// CPU_6507
module CPU_6507(
	output [12:0] addr_bus,
	output reg [7:0] d_out,
	input [7:0] d_in,
	output reg wenb,
	input clk,
	input rstb,
	input rdy
);
reg [7:0] A;
reg [7:0] X;
reg [7:0] Y;
reg carry;
reg intr_disable;
reg overflow;
reg decimal;
reg [7:0] stack_ptr;
reg negative;
reg zero;
reg [15:0] PC;
reg [15:0] full_addr;
assign addr_bus = full_addr[12:0];
reg [7:0] addr_in_buff;
reg [7:0] I;
reg is_reset;
reg [3:0] phase;
wire [7:0] instr = phase == 1 ? d_in : I;
wire isNOP = instr == 8'hEA;
wire isLoadOrStore = instr[7:6] == 2'b10 && !isNOP && !(
		instr == 8'h90 ||
		instr == 8'hB0 ||
		instr[3:0] == 4'h8 ||
		instr[3:0] == 4'hA
	);
wire isLoad = isLoadOrStore && instr[5];
wire isStore = isLoadOrStore && !instr[5];
wire isJSR = instr == 8'h20;
wire isRTS = instr == 8'h60;
wire isRTI = instr == 8'h40;
wire isTransfer = instr == 8'h98 || instr == 8'hA8 || (instr[3:0] == 4'hA && instr[7:6] == 2'b10);
wire isBranch = instr[4:0] == 5'h10;
wire isJump = instr == 8'h4C || instr == 8'h6C;
wire isStack = ~instr[7] && instr[4:0] == 5'h08;
wire pull = instr[5];
  ...
Size in the first run: roughly 2300 cells after synthesis, roughly 100 flip-flops, ~14000 um2 of cells after synthesis.
Settings: LEC_CHECK=0, ABC_AREA=1, CAP_MARGIN=20, CORE_ASPECT_RATIO=0.5, CORE_MARGIN=2, CORE_UTILIZATION=72, CTS_CLUSTER_DIAMETER=197, CTS_CLUSTER_SIZE=99, PLACE_DENSITY=0.37, SETUP_SLACK_MARGIN=0.61, SLEW_MARGIN=20; clock period 2.6 ns.
run.sh (not shown) runs the stock make flow with config.mk's settings and CLKGATE_MAP_FILE=.
The first run never finished: it broke off in detailed placement on DPL-0033.
Next try:
ABC_AREA = not set   (was 1)
CORE_ASPECT_RATIO = not set   (was 0.5)
CORE_UTILIZATION = 68   (was 72)
CTS_CLUSTER_DIAMETER = not set   (was 197)
CTS_CLUSTER_SIZE = not set   (was 99)
PLACE_DENSITY = not set   (was 0.37)
SETUP_SLACK_MARGIN = not set   (was 0.61)
clock period = 14.3 ns   (was 2.6 ns; I/O delays follow)
The new run ran to the end with no violations. Die size grows by a little under a tenth. Synthesized area rises by a few percent. Synthesized cell count decreases by roughly a tenth.

* * *

v9:
CPU_6507 again, from the RTL that the note above started with.
Settings: LEC_CHECK=0, ABC_AREA=0, CAP_MARGIN=10, CELL_PAD_IN_SITES_GLOBAL_PLACEMENT=1, CORE_ASPECT_RATIO=0.55, CORE_MARGIN=9, CORE_UTILIZATION=23, GPL_ROUTABILITY_DRIVEN=0, PLACE_DENSITY_LB_ADDON=0.22, SETUP_SLACK_MARGIN=1.21, SLEW_MARGIN=30, TNS_END_PERCENT=80; clock period 4.94 ns.
Although it ran to completion, v9 produced a layout that fails the final checks because of setup timing.
The following lists how v46 was set up differently from v9:
==> flow/config.mk <==
export PLATFORM = sky130hd
export DESIGN_NAME = CPU_6507
export DESIGN_NICKNAME = CPU_6507
export VERILOG_FILES = /design/flow/design.v
export SDC_FILE = /design/flow/constraint.sdc
export NUM_CORES = 4
export LEC_CHECK = 0
export CAP_MARGIN = 20
export CORE_MARGIN = 2
export CORE_UTILIZATION = 32
export SLEW_MARGIN = 20
==> flow/constraint.sdc <==
create_clock -name core_clock -period 8.2 [get_ports {clk}]
set_input_delay 1.6400 -clock core_clock [delete_from_list [all_inputs] [get_ports {clk}]]
set_output_delay 1.6400 -clock core_clock [all_outputs]
set_load 0.01 [all_outputs]
v46: no failed stages, no open violations at the end
Diff v9 -> v46: total length of routed met3 wires now sits lower, slew at the pin with the worst max-slew slack fell 0.016 ns, static power due to leakage now smaller.
Modified inputs, v53 compared to v46
--- a/flow/config.mk
+++ b/flow/config.mk
@@ -9,3 +9,5 @@
 export CORE_MARGIN = 2
-export CORE_UTILIZATION = 32
+export CORE_UTILIZATION = 61
+export CTS_CLUSTER_DIAMETER = 166
+export CTS_CLUSTER_SIZE = 100
 export SLEW_MARGIN = 20
==> flow/constraint.sdc <==
create_clock -name core_clock -period 9.0 [get_ports {clk}]
set_input_delay 1.8000 -clock core_clock [delete_from_list [all_inputs] [get_ports {clk}]]
set_output_delay 1.8000 -clock core_clock [all_outputs]
set_load 0.01 [all_outputs]
Findings:
v53 vs v46 — part of the total power dissipated in combinational logic dropped 1.1 points. v53 vs v46 on final cell area excluding filler cells: v53 is the lower one. v53 ended up with d_in[3] as its beginning of the critical path; v46 ended up with d_in[5]. Comparing power for v46 and v53, the smaller number came from v53. Between v53 and v46, it is v53 whose internal cell power is lower, by 8.4%. v46 reports its slowest cell on the critical path as sky130_fd_sc_hd__o31ai_2 while v53 reports sky130_fd_sc_hd__clkdlybuf4s50_1. Routed wire length in v53 is 5.4% below v46. Measured against v53, the height of the chip of v46 comes out at 1.4 times the reference value. Worst setup margin delta (v53 − v46): unfavourable.

* * *

CPU_6507 again, from the RTL that the note above started with.
clock: 7.79 ns
lec_check: 0
abc_area: 0
cap_margin: 20
cell_pad_in_sites_global_placement: 3
core_margin: 2
core_utilization: 43
cts_cluster_diameter: 227
cts_cluster_size: 98
max_routing_layer: met4
place_density: 0.39
setup_slack_margin: -0.34
slew_margin: 25
tns_end_percent: 65
The first run stopped in global placement without I/O.
Next try:
Settings changed: CORE_UTILIZATION 43 to 23, CTS_CLUSTER_DIAMETER 227 to unset, CTS_CLUSTER_SIZE 98 to 29, PLACE_DENSITY 0.39 to unset, PLACE_DENSITY_LB_ADDON set to 0.13, SETUP_SLACK_MARGIN -0.34 to 0.99.
Outcome:
- The new run passed the timing, DRC and antenna checks
- area after synthesis is unchanged
- die area goes up by well over a third
- synthesized cell count stays the same
Next try:
Settings changed: ABC_AREA 0 to unset, CELL_PAD_IN_SITES_GLOBAL_PLACEMENT 3 to unset, CORE_UTILIZATION 23 to 16, CTS_CLUSTER_SIZE 29 to unset, MAX_ROUTING_LAYER met4 to unset, PLACE_DENSITY_LB_ADDON 0.13 to unset, SETUP_SLACK_MARGIN 0.99 to unset, SLEW_MARGIN 25 to 20, TNS_END_PERCENT 65 to unset.
Clock period 7.79 ns to 9.02 ns, I/O delays scaled along.
Effect: The changed run went through all stages and came out clean. Global-route usage drops by 14 points. Setup slack stays flat. Power goes down by about a fifth. Critical path depth drops by 6. Cell area drops slightly. Die area increases by well over a third. Combinational power shrinks by about a fifth. Cell count goes up by roughly a tenth. Register-to-register slack is better by 490 ps. First-iteration DRC count came out higher by well over a third. Sequential power drops by roughly a tenth.
Next try:
Settings changed: CORE_UTILIZATION 16 to 40.
Clock period 9.02 ns to 8.2 ns, I/O delays scaled along.
What happened: Non-clock buffer count came out higher by 26. Sequential power came out higher by 8.7%. Core utilization came out higher by 25 points. Setup slack loses 590 ps.
Next try:
Settings changed: CORE_UTILIZATION 40 to 68.
Clock period 8.2 ns to 9.02 ns, I/O delays scaled along.
After rerunning:
- The changed run ran to the end with no violations
- global-route usage climbs by 21 points
- routed wire length drops by 9.3%
- count of clock-buffer cells in the layout drops by 1
- final area drops by 2.5%
- hold slack improves by 37 ps
- total power drops by 8.9%
- combinational power drops by about 9%
- utilization climbs by 29 points
- sequential power drops by 9.1%
- synthesized area stays the same
- die area drops by 40%
Next try:
Settings changed: ABC_AREA set to 1, CORE_UTILIZATION 68 to 58, SETUP_SLACK_MARGIN set to 1.34, TNS_END_PERCENT set to 5.
Clock period 9.02 ns to 4.58 ns, I/O delays scaled along.
Outcome: With this change the flow produced a layout that fails on setup timing; final area rose by 24%; hold slack is worse by 50 ps; total power rose to 3.1 times its value; register-to-register slack is worse by 2000 ps; combinational power rose to 3.7 times its value; clock-buffer cell count does not change.

* * *

CPU_6507 again, from the RTL that the note above started with.
## CPU_6507
module CPU_6507(
	output [12:0] addr_bus,
	output reg [7:0] d_out,
	input [7:0] d_in,
	output reg wenb,
	input clk,
	input rstb,
	input rdy
);
Settings: LEC_CHECK=0, ABC_AREA=1, CAP_MARGIN=20, CORE_MARGIN=2, CORE_UTILIZATION=72, CTS_CLUSTER_DIAMETER=95, CTS_CLUSTER_SIZE=72, PLACE_DENSITY_LB_ADDON=0.01, SETUP_SLACK_MARGIN=1.27, SLEW_MARGIN=20; clock period 4.45 ns.
The starting point stopped in global routing (5_1_grt) on GRT-0116.
Next try:
- CORE_UTILIZATION: 72 -> 59
- CTS_CLUSTER_DIAMETER: 95 -> default
- CTS_CLUSTER_SIZE: 72 -> 100
- PLACE_DENSITY_LB_ADDON: 0.01 -> default
- SETUP_SLACK_MARGIN: 1.27 -> default
- clock period: 4.45 -> 6.73 ns (I/O delays scaled with it)
Result: This time the run passed the timing, DRC and antenna checks; die size rises by about a fifth; synthesized cell count is unchanged; area after synthesis does not change.
Next try:
- CORE_UTILIZATION: 59 -> 65
- CTS_CLUSTER_DIAMETER: default -> 374
- PLACE_DENSITY: default -> 0.35
What happened:
- sequential power rose by about 0.6%
- cell area is about the same
- total power came out higher by 2.1%
- wire length increases by 1.5%
- sequential cell count is unchanged
Next try:
- ABC_AREA: 1 -> default
- CORE_UTILIZATION: 65 -> 40
- CTS_CLUSTER_DIAMETER: 374 -> default
- CTS_CLUSTER_SIZE: 100 -> default
- PLACE_DENSITY: 0.35 -> default
- SETUP_SLACK_MARGIN: default -> -0.78
- clock period: 6.73 -> 8.2 ns (I/O delays scaled with it)
After rerunning: The new run went through all stages and came out clean; global-route usage came out lower by 18 points; design area came out higher by 3.4%; final cell count falls by about 5%; routed wire length goes up by 12%; synthesized cell count is lower by about 11%; power decreases by about 30%; non-clock buffer count grows by 5.
Next try:
- SETUP_SLACK_MARGIN: -0.78 -> default
- clock period: 8.2 -> 9.0 ns (I/O delays scaled with it)
Result: The changed run ran to the end with no violations. Clock power is lower by a little under a tenth. Global-route usage is lower by 0.76 points. Power is lower by roughly a tenth. Wire length is lower by a few percent. Synthesized area is unchanged. Core utilization is lower by 0.31 points.

* * *

CPU_6507 again, from the RTL that the note above started with.
clock: 6.74 ns
lec_check: 0
cap_margin: 20
core_margin: 2
core_utilization: 70
place_density_lb_addon: 0.01
setup_slack_margin: 1.95
slew_margin: 20
tns_end_percent: 5
The starting point stopped in global routing, error GRT-0232.
Change:
ABC_AREA = 1   (was default)
CORE_UTILIZATION = 72   (was 70)
CTS_CLUSTER_DIAMETER = 95   (was default)
PLACE_DENSITY_LB_ADDON = default   (was 0.01)
SETUP_SLACK_MARGIN = default   (was 1.95)
TNS_END_PERCENT = default   (was 5)
clock period = 4.45 ns   (was 6.74 ns; I/O delays follow)
After rerunning: The changed run never finished: it broke off in global routing. Synthesized cell count came out higher by 13%. Area after synthesis falls by 3.1%. Die area falls by 5.6%.
Change:
CAP_MARGIN = 35   (was 20)
HOLD_SLACK_MARGIN = 0.08   (was default)
PLACE_DENSITY = 0.84   (was default)
SETUP_SLACK_MARGIN = -0.25   (was default)
clock period = 4.22 ns   (was 4.45 ns; I/O delays follow)
=> The new run stopped in global routing (GRT-0116); synthesized cell count does not change; synthesized area is unchanged; die area is unchanged.
Change:
CAP_MARGIN = 20   (was 35)
CORE_ASPECT_RATIO = 0.5   (was default)
CTS_CLUSTER_DIAMETER = 197   (was 95)
CTS_CLUSTER_SIZE = 99   (was default)
HOLD_SLACK_MARGIN = default   (was 0.08)
PLACE_DENSITY = default   (was 0.84)
SETUP_SLACK_MARGIN = default   (was -0.25)
clock period = 2.6 ns   (was 4.22 ns; I/O delays follow)
- This time the run aborted during detailed placement (DPL-0033)
- die area goes up by 0.33%
- synthesized area is unchanged
- synthesized cell count is unchanged
Change:
CORE_ASPECT_RATIO = default   (was 0.5)
CORE_UTILIZATION = 59   (was 72)
CTS_CLUSTER_DIAMETER = default   (was 197)
CTS_CLUSTER_SIZE = default   (was 99)
SETUP_SLACK_MARGIN = 0.33   (was default)
clock period = 4.55 ns   (was 2.6 ns; I/O delays follow)
The new run died in global routing (GRT-0232).
Die size came out higher by about 20%.
Synthesized cell count is unchanged.
Area after synthesis does not change.
Change:
ABC_AREA = default   (was 1)
CORE_UTILIZATION = 40   (was 59)
PLACE_DENSITY_LB_ADDON = 0.25   (was default)
SETUP_SLACK_MARGIN = default   (was 0.33)
TNS_END_PERCENT = 80   (was default)
clock period = 9.0 ns   (was 4.55 ns; I/O delays follow)
=>
- With this change the flow produced a clean layout
- die area rises by 51%
- synthesized cell count shrinks by 11%
- area after synthesis rose by 3.2%

* * *

Starting RTL as in the previous note.
Settings: LEC_CHECK=0, CAP_MARGIN=0, CELL_PAD_IN_SITES_GLOBAL_PLACEMENT=2, CORE_ASPECT_RATIO=0.82, CORE_MARGIN=2, CORE_UTILIZATION=24, CTS_CLUSTER_DIAMETER=312, MAX_ROUTING_LAYER=met5, MIN_ROUTING_LAYER=met1, PLACE_DENSITY=0.69, SLEW_MARGIN=25; clock period 14.4 ns.
The starting point completed with no timing, DRC or antenna violations.
==> next run, changes <==
Settings changed: CAP_MARGIN 0 to 20, CELL_PAD_IN_SITES_GLOBAL_PLACEMENT 2 to unset, CORE_ASPECT_RATIO 0.82 to unset, CORE_UTILIZATION 24 to 64, CTS_CLUSTER_DIAMETER 312 to unset, MAX_ROUTING_LAYER met5 to unset, MIN_ROUTING_LAYER met1 to unset, PLACE_DENSITY 0.69 to unset, SETUP_SLACK_MARGIN set to 1.95, SLEW_MARGIN 25 to 20.
Clock period 14.4 ns to 6.74 ns, I/O delays scaled along.
The new run completed with no timing, DRC or antenna violations.
Non-clock buffer count went up by 116.
Power went up by well over a third.
Synthesized cell count does not change.
Sequential share of layout area went down by 1.1 points.
Core utilization went up by 52 points.
Clock power went up by well over a third.
Final area went up by roughly a tenth.

* * *

CPU_6507 again, from the RTL that the note above started with.
clock: 2.6 ns
lec_check: 0
abc_area: 1
cap_margin: 20
core_aspect_ratio: 0.5
core_margin: 2
core_utilization: 72
cts_cluster_diameter: 396
cts_cluster_size: 99
setup_slack_margin: 0.61
slew_margin: 20
tns_end_percent: 5
The baseline aborted during detailed placement (3_5_place_dp) (DPL-0033).
Change:
--- a/flow/config.mk
+++ b/flow/config.mk
@@ -8,10 +8,7 @@
 export ABC_AREA = 1
 export CAP_MARGIN = 20
-export CORE_ASPECT_RATIO = 0.5
 export CORE_MARGIN = 2
 export CORE_UTILIZATION = 72
-export CTS_CLUSTER_DIAMETER = 396
+export CTS_CLUSTER_DIAMETER = 197
 export CTS_CLUSTER_SIZE = 99
-export SETUP_SLACK_MARGIN = 0.61
 export SLEW_MARGIN = 20
-export TNS_END_PERCENT = 5
Effect: The changed run aborted during detailed placement (3_5_place_dp) (DPL-0033); synthesized cell count stays the same; die size falls slightly; area after synthesis does not change.
Change:
--- a/flow/config.mk
+++ b/flow/config.mk
@@ -10,5 +10,6 @@
 export CORE_MARGIN = 2
 export CORE_UTILIZATION = 72
-export CTS_CLUSTER_DIAMETER = 197
-export CTS_CLUSTER_SIZE = 99
+export CTS_CLUSTER_DIAMETER = 95
+export PLACE_DENSITY = 0.84
+export SETUP_SLACK_MARGIN = -0.31
 export SLEW_MARGIN = 20
==> flow/constraint.sdc (replaced) <==
create_clock -name core_clock -period 4.22 [get_ports {clk}]
set_input_delay 0.8440 -clock core_clock [delete_from_list [all_inputs] [get_ports {clk}]]
set_output_delay 0.8440 -clock core_clock [all_outputs]
set_load 0.01 [all_outputs]
=> This time the run died in global routing (5_1_grt) with GRT-0116. Synthesized area does not change. Die area is unchanged. Synthesized cell count is unchanged.

* * *

## job 3961
CPU_6507 again, from the RTL that the note above started with.
==> flow/design.v (excerpt) <==
module CPU_6507(
	output [12:0] addr_bus,
	output reg [7:0] d_out,
	input [7:0] d_in,
	output reg wenb,
	input clk,
	input rstb,
	input rdy
);
reg [7:0] A;
reg [7:0] X;
reg [7:0] Y;
reg carry;
reg intr_disable;
reg overflow;
reg decimal;
reg [7:0] stack_ptr;
reg negative;
reg zero;
reg [15:0] PC;
reg [15:0] full_addr;
assign addr_bus = full_addr[12:0];
reg [7:0] addr_in_buff;
reg [7:0] I;
reg is_reset;
reg [3:0] phase;
wire [7:0] instr = phase == 1 ? d_in : I;
wire isNOP = instr == 8'hEA;
wire isLoadOrStore = instr[7:6] == 2'b10 && !isNOP && !(
		instr == 8'h90 ||
		instr == 8'hB0 ||
		instr[3:0] == 4'h8 ||
		instr[3:0] == 4'hA
	);
wire isLoad = isLoadOrStore && instr[5];
wire isStore = isLoadOrStore && !instr[5];
wire isJSR = instr == 8'h20;
wire isRTS = instr == 8'h60;
wire isRTI = instr == 8'h40;
wire isTransfer = instr == 8'h98 || instr == 8'hA8 || (instr[3:0] == 4'hA && instr[7:6] == 2'b10);
wire isBranch = instr[4:0] == 5'h10;
wire isJump = instr == 8'h4C || instr == 8'h6C;
wire isStack = ~instr[7] && instr[4:0] == 5'h08;
wire pull = instr[5];
wire isSpecial = (~instr[7] && instr[4:0] == 5'h18) || instr == 8'hB8 || instr == 8'hD8 || instr == 8'hF8;
wire isArith = !isLoadOrStore && !isNOP && !isTransfer && !isBranch && !isJump && !isTransfer && !isStack && !isSpecial;
wire isBreak = instr == 8'h00;
  ...
==> flow/config.mk <==
export PLATFORM = sky130hd
export DESIGN_NAME = CPU_6507
export DESIGN_NICKNAME = CPU_6507
export VERILOG_FILES = /design/flow/design.v
export SDC_FILE = /design/flow/constraint.sdc
export NUM_CORES = 4
export LEC_CHECK = 0
export ABC_AREA = 0
export CAP_MARGIN = 20
export CELL_PAD_IN_SITES_GLOBAL_PLACEMENT = 3
export CORE_MARGIN = 2
export CORE_UTILIZATION = 40
export CTS_CLUSTER_DIAMETER = 227
export CTS_CLUSTER_SIZE = 98
export MAX_ROUTING_LAYER = met4
export PLACE_DENSITY_LB_ADDON = 0.13
export SETUP_SLACK_MARGIN = 0.99
export SLEW_MARGIN = 25
export TNS_END_PERCENT = 65
==> flow/constraint.sdc <==
create_clock -name core_clock -period 7.79 [get_ports {clk}]
set_input_delay 1.5580 -clock core_clock [delete_from_list [all_inputs] [get_ports {clk}]]
set_output_delay 1.5580 -clock core_clock [all_outputs]
set_load 0.01 [all_outputs]
Job 3961 did not stop at any stage, and its layout met the timing, DRC and antenna checks.
diff inputs: job 3961 => job 2236
- an added HOLD_SLACK_MARGIN of 0.21
- a change of CTS_CLUSTER_DIAMETER from 227 to 297
- a change of CORE_MARGIN from 2 to 8
- an added GPL_ROUTABILITY_DRIVEN of 1
- an added GPL_TIMING_DRIVEN of 0
- an added CORE_ASPECT_RATIO of 1.61
- a change of CORE_UTILIZATION from 40 to 23
- an added PLACE_DENSITY of 0.37
- a change of SLEW_MARGIN from 25 to 40
- a change of CTS_CLUSTER_SIZE from 98 to 29
- an added CELL_PAD_IN_SITES_DETAIL_PLACEMENT of 2
- a change of TNS_END_PERCENT from 65 to 10
- a deleted PLACE_DENSITY_LB_ADDON that had been 0.13
- an added MIN_ROUTING_LAYER of met2
### Flow results
The final layout from job 2236, which completed every stage, passed the timing, DRC and antenna checks at the end of the flow. Job 3961 ended with every stage complete and zero timing, DRC or antenna violations. Between job 3961 and job 2236, the flow reports number of standard cells in the layout, taps in and fillers out increasing by more than 10%. Cmp job 3961 and job 2236 / hold slack / lower: job 3961. Routed wire length: higher on job 2236. When job 2236 is set beside job 3961, its worst path setup slack after routing turns out to be 420 ps smaller. And-or/or-and share of the synthesized area: job 3961 vs job 2236, no meaningful difference. Between job 3961 and job 2236, utilization of the core after routing is higher for job 3961, job 2236 comes in under that. Summary of the comparison: logic gate share of total power is higher in job 2236, relative to job 3961. The share of cell area taken by multi-input logic gates of job 2236 falls short of that of job 3961 by 4.2 points. Job 2236 consumes more power than job 3961 does. As far as synthesized area goes, job 3961 and job 2236 are indistinguishable; the numbers are identical.
[inputs] job 8459 vs job 2236
- removing GPL_TIMING_DRIVEN (formerly 0)
- removing MIN_ROUTING_LAYER (formerly met2)
- changing SLEW_MARGIN from 40 to 25
- removing GPL_ROUTABILITY_DRIVEN (formerly 1)
- removing CORE_ASPECT_RATIO (formerly 1.61)
- removing CELL_PAD_IN_SITES_DETAIL_PLACEMENT (formerly 2)
- changing CORE_MARGIN from 8 to 2
- removing CTS_CLUSTER_DIAMETER (formerly 297)
- removing HOLD_SLACK_MARGIN (formerly 0.21)
- changing TNS_END_PERCENT from 10 to 65
- removing PLACE_DENSITY (formerly 0.37)
- changing CELL_PAD_IN_SITES_GLOBAL_PLACEMENT from 3 to 0
- changing CORE_UTILIZATION from 23 to 65
- changing the clock period (ns, I/O delays scaled along) from 7.79 to 6.65
### Flow results
Max-cap check violation count across job 2236 and job 8459: no real change. Side by side, largest net degree at the start of global routing turned out higher in job 8459 than in job 2236. In job 8459 the portion of total power attributed to the clock network turned out 0.5 points higher than in job 2236. Between job 2236 and job 8459, the multi-input gate share of total cell area is higher for job 8459.
Inputs modified between job 8459 and job 3028:
- swapping 65 for 48 in CORE_UTILIZATION
- putting CTS_CLUSTER_DIAMETER at 227 where nothing was set
- swapping 0 for 1 in ABC_AREA
- swapping 65 for 10 in TNS_END_PERCENT
- swapping 0.99 for -0.19 in SETUP_SLACK_MARGIN
- putting PLACE_DENSITY at 0.38 where nothing was set
- swapping 29 for 98 in CTS_CLUSTER_SIZE
- swapping 6.65 for 7.79 in the clock period (ns, I/O delays scaled along)
Job 3028 was carried through to the last stage, and its layout satisfied the timing, DRC and antenna checks. Measured against job 8459, the met2 wirelength from detailed routing of job 3028 comes out at 1.12 times the reference value. Share of flip-flops with an asynchronous set or reset after synthesis delta (job 3028 -> job 8459): insignificant. Comparing job 8459 and job 3028, post-synthesis cell type count is higher on job 8459.
No activity file was given, so power comes from the tool's default toggle rates.
